Setup of run 1:
==> flow/design.v (excerpt) <==
module spi_host #
	(
		parameter C_S_AXIS_TDATA_WIDTH = 32,
		parameter integer C_S_AXI_DATA_WIDTH	= 32,
		parameter integer C_S_AXI_ADDR_WIDTH	= 8,
		parameter integer SPI_CS_WIDTH	= 16
	) (
	input spi_clk_i,
	output spi_clk_o,
	output spi_clk_t,
	input spi_mosi_i,
	output spi_mosi_o,
	output spi_mosi_t,
	input spi_miso_i,
	output spi_miso_o,
	output spi_miso_t,
	input [SPI_CS_WIDTH - 1:0]spi_cs_i,
	output [SPI_CS_WIDTH - 1:0]spi_cs_o,
	output [SPI_CS_WIDTH - 1:0]spi_cs_t,
	input  s_axi_aclk,
	input  s_axi_aresetn,
	input [C_S_AXI_ADDR_WIDTH-1 : 0] s_axi_awaddr,
	input  s_axi_awvalid,
	output  s_axi_awready,
	input [C_S_AXI_DATA_WIDTH-1 : 0] s_axi_wdata,
	input  s_axi_wvalid,
	output  s_axi_wready,
	output [1 : 0] s_axi_bresp,
	output  s_axi_bvalid,
	input  s_axi_bready,
	input [C_S_AXI_ADDR_WIDTH-1 : 0] s_axi_araddr,
	input  s_axi_arvalid,
	output  s_axi_arready,
	output [C_S_AXI_DATA_WIDTH-1 : 0] s_axi_rdata,
	output [1 : 0] s_axi_rresp,
	output  s_axi_rvalid,
	input  s_axi_rready,
	output  s_axis_tready,
	input [C_S_AXIS_TDATA_WIDTH-1 : 0] s_axis_tdata,
	input  s_axis_tlast,
	input  s_axis_tvalid,
	input  m_axis_tready,
	output [C_S_AXIS_TDATA_WIDTH-1 : 0] m_axis_tdata,
	output  m_axis_tlast,
	output  m_axis_tvalid
);
==> flow/config.mk <==
export PLATFORM = sky130hd
export DESIGN_NAME = spi_host
export DESIGN_NICKNAME = spi_host
export VERILOG_FILES = /design/flow/design.v
export SDC_FILE = /design/flow/constraint.sdc
export NUM_CORES = 4
export LEC_CHECK = 0
export CAP_MARGIN = 20
export CORE_MARGIN = 2
export CORE_UTILIZATION = 72
export CTS_CLUSTER_DIAMETER = 34
export CTS_CLUSTER_SIZE = 25
export PLACE_DENSITY_LB_ADDON = 0.25
export SETUP_SLACK_MARGIN = 1.24
export SLEW_MARGIN = 20
export TNS_END_PERCENT = 50
==> flow/constraint.sdc <==
create_clock -name core_clock -period 4.27 [get_ports {s_axi_aclk}]
set_input_delay 0.8540 -clock core_clock [delete_from_list [all_inputs] [get_ports {s_axi_aclk}]]
set_output_delay 0.8540 -clock core_clock [all_outputs]
set_load 0.01 [all_outputs]
run.sh (not shown) runs the stock make flow with config.mk's settings and CLKGATE_MAP_FILE=.
In the summary table, run 1 is marked failed, with error GRT-0232 raised in 5_1_grt.
Relative to run 1, the following input files were edited for run 2:
- SETUP_SLACK_MARGIN no longer set, was 1.24
- PLACE_DENSITY now 0.6, previously not set
- TNS_END_PERCENT no longer set, was 50
- CORE_UTILIZATION now 40, was 72
- CTS_CLUSTER_SIZE no longer set, was 25
- PLACE_DENSITY_LB_ADDON no longer set, was 0.25
- CTS_CLUSTER_DIAMETER no longer set, was 34
- the clock period (ns, I/O delays scaled along) now 10.0, was 4.27
==> results <==
- As the logs show, run 1 stopped at 5_1_grt after a tool error, so it never reached the end of the flow.
- Run 2 reached the final stage; the timing, DRC and antenna checks on its layout passed.
- Run 2 -> run 1: synthesized area per cell delta 0, exact match
- Maximum level of the CTS H-tree for run 2 is lower than for run 1.
- Total cell area reported by yosys after synthesis came out exactly the same in run 2 and run 1.
- Run 2 -> run 1: sequential share of the synthesized area delta 0, exact match
Relative to run 2, the following input files were edited for run 3:
- swapping 10.0 for 7.69 in the clock period (ns, I/O delays scaled along)
[summary]
- Remaining max-slew budget at the tightest pin: run 3 vs run 2 down 0.84 points
- Total net switching power delta (run 3 − run 2): unfavourable
- Compared with run 2, in run 3 via count went up by 0.42%, routed length per placed instance went up by 0.52%, logic gate share of total power went up by 0.2 points, total power went up by 31%, overall global routing resource usage was more or less identical.
- Against run 2 as the reference, run 3 delivers a higher wire length.
- Min clock network fraction of total power across run 2 and run 3: run 2
- | final cell count | run 3 vs run 2 | ≈ equal |
- Comparing run 2 and run 3, the higher area overhead of the layout relative to synthesis is on run 3.


spi_host again, from the RTL that the note above started with.
clock: 11.4 ns
lec_check: 0
abc_area: 1
cap_margin: 15
cell_pad_in_sites_detail_placement: 2
cell_pad_in_sites_global_placement: 0
core_aspect_ratio: 1.15
core_margin: 4
core_utilization: 42
cts_cluster_diameter: 23
cts_cluster_size: 27
gpl_routability_driven: 1
gpl_timing_driven: 0
hold_slack_margin: 0.14
max_routing_layer: met4
min_routing_layer: met2
place_density_lb_addon: 0.09
setup_slack_margin: 1.19
slew_margin: 25
tns_end_percent: 40
The starting point never finished: it broke off in 3_5_place_dp.
Then changed:
==> flow/config.mk (replaced) <==
export PLATFORM = sky130hd
export DESIGN_NAME = spi_host
export DESIGN_NICKNAME = spi_host
export VERILOG_FILES = /design/flow/design.v
export SDC_FILE = /design/flow/constraint.sdc
export NUM_CORES = 4
export LEC_CHECK = 0
export CAP_MARGIN = 20
export CORE_MARGIN = 2
export CORE_UTILIZATION = 42
export CTS_CLUSTER_SIZE = 27
export GPL_ROUTABILITY_DRIVEN = 1
export MAX_ROUTING_LAYER = met4
export PLACE_DENSITY_LB_ADDON = 0.09
export SETUP_SLACK_MARGIN = 1.19
export SLEW_MARGIN = 20
After rerunning:
- This time the run went through all stages and came out clean
- die area went down by 11%
- synthesized area went down by about 7%
- synthesized cell count went down by 31%


spi_host again, from the RTL that the note above started with.
Design spi_host, start of the top module:
module spi_host #
	(
		parameter C_S_AXIS_TDATA_WIDTH = 32,
		parameter integer C_S_AXI_DATA_WIDTH	= 32,
		parameter integer C_S_AXI_ADDR_WIDTH	= 8,
		parameter integer SPI_CS_WIDTH	= 16
	) (
	input spi_clk_i,
	output spi_clk_o,
	output spi_clk_t,
	input spi_mosi_i,
	output spi_mosi_o,
	output spi_mosi_t,
	input spi_miso_i,
	output spi_miso_o,
	output spi_miso_t,
	input [SPI_CS_WIDTH - 1:0]spi_cs_i,
	output [SPI_CS_WIDTH - 1:0]spi_cs_o,
	output [SPI_CS_WIDTH - 1:0]spi_cs_t,
	input  s_axi_aclk,
	input  s_axi_aresetn,
	input [C_S_AXI_ADDR_WIDTH-1 : 0] s_axi_awaddr,
	input  s_axi_awvalid,
	output  s_axi_awready,
	input [C_S_AXI_DATA_WIDTH-1 : 0] s_axi_wdata,
	input  s_axi_wvalid,
	output  s_axi_wready,
	output [1 : 0] s_axi_bresp,
	output  s_axi_bvalid,
	input  s_axi_bready,
	input [C_S_AXI_ADDR_WIDTH-1 : 0] s_axi_araddr,
	input  s_axi_arvalid,
	output  s_axi_arready,
	output [C_S_AXI_DATA_WIDTH-1 : 0] s_axi_rdata,
	output [1 : 0] s_axi_rresp,
	output  s_axi_rvalid,
	input  s_axi_rready,
	output  s_axis_tready,
	input [C_S_AXIS_TDATA_WIDTH-1 : 0] s_axis_tdata,
	input  s_axis_tlast,
	input  s_axis_tvalid,
	input  m_axis_tready,
	output [C_S_AXIS_TDATA_WIDTH-1 : 0] m_axis_tdata,
	output  m_axis_tlast,
	output  m_axis_tvalid
);
make LEC_CHECK=0 CAP_MARGIN=20 CORE_MARGIN=2 CORE_UTILIZATION=72 CTS_CLUSTER_DIAMETER=91 CTS_CLUSTER_SIZE=24 PLACE_DENSITY=0.35 SETUP_SLACK_MARGIN=1.18 SLEW_MARGIN=20 TNS_END_PERCENT=80 finish   # period 4.27 ns
Rerun with:
- ABC_AREA: unset -> 1
- CTS_CLUSTER_DIAMETER: 91 -> unset
- CTS_CLUSTER_SIZE: 24 -> unset
- PLACE_DENSITY: 0.35 -> 0.6
- SETUP_SLACK_MARGIN: 1.18 -> unset
- TNS_END_PERCENT: 80 -> unset
- clock period: 4.27 -> 7.34 ns (I/O delays scaled with it)
Effect: The changed run finished with timing, DRC and antenna clean; design area went up by 2.3%; power is lower by 70%; clock skew shrinks by 12 ps; via count climbs by 16%.
Rerun with:
- ABC_AREA: 1 -> unset
- CTS_CLUSTER_SIZE: unset -> 24
- PLACE_DENSITY: 0.6 -> 0.79
- clock period: 7.34 -> 4.28 ns (I/O delays scaled with it)
Effect: The changed run finished but failed the layout checks on setup timing; global-route usage came out lower by 1.1 points; power came out higher to 3.5 times its value; core utilization came out higher by 3.2 points; wire length stays flat; critical path depth came out lower by 7; register-to-register slack got worse by 2700 ps; flip-flop count is unchanged; sequential share of layout area came out higher by 1.4 points; hold slack got worse by 230 ps; setup slack got worse by 1400 ps; clock-buffer cell count came out higher by 8.
Rerun with:
- CTS_CLUSTER_SIZE: 24 -> 25
- PLACE_DENSITY: 0.79 -> 0.65
- SETUP_SLACK_MARGIN: unset -> 0.46
- TNS_END_PERCENT: unset -> 50
- clock period: 4.28 -> 4.27 ns (I/O delays scaled with it)
What happened: The new run completed with no timing, DRC or antenna violations; area after synthesis does not change; clock skew barely changes; count of clock-buffer cells in the layout is higher by 1; design area is about the same; via count is lower by 2.1%; combinational power is lower by about 2%; die area is unchanged; utilization barely changes; routed wire length is lower by about 6%; power is lower by 2.3%; sequential power hardly moves.
Rerun with:
- CORE_UTILIZATION: 72 -> 66
- CTS_CLUSTER_SIZE: 25 -> unset
- PLACE_DENSITY: 0.65 -> 0.6
- SETUP_SLACK_MARGIN: 0.46 -> unset
- TNS_END_PERCENT: 50 -> unset
- clock period: 4.27 -> 5.87 ns (I/O delays scaled with it)
Core utilization went down by 9.1 points. Register-to-register slack gets better by 1400 ps. Wire length shrinks by about 20%. Clock skew decreases by 10 ps. Final cell count hardly moves. Sequential share of layout area came out higher by 0.81 points. Final area fell by about 2.2%. Via count falls by about 12%. Hold slack is better by 130 ps. Count of clock-buffer cells in the layout does not change. Global-route usage is lower by 12 points.
Rerun with:
- CORE_ASPECT_RATIO: unset -> 0.86
- CORE_UTILIZATION: 66 -> 40
- PLACE_DENSITY: 0.6 -> unset
- PLACE_DENSITY_LB_ADDON: unset -> 0.03
- clock period: 5.87 -> 10.0 ns (I/O delays scaled with it)
Outcome: Setup slack is better by 2000 ps. Global-route usage shrinks by 13 points. Wire length rose by 5.6%.
No activity file was given, so power comes from the tool's default toggle rates.
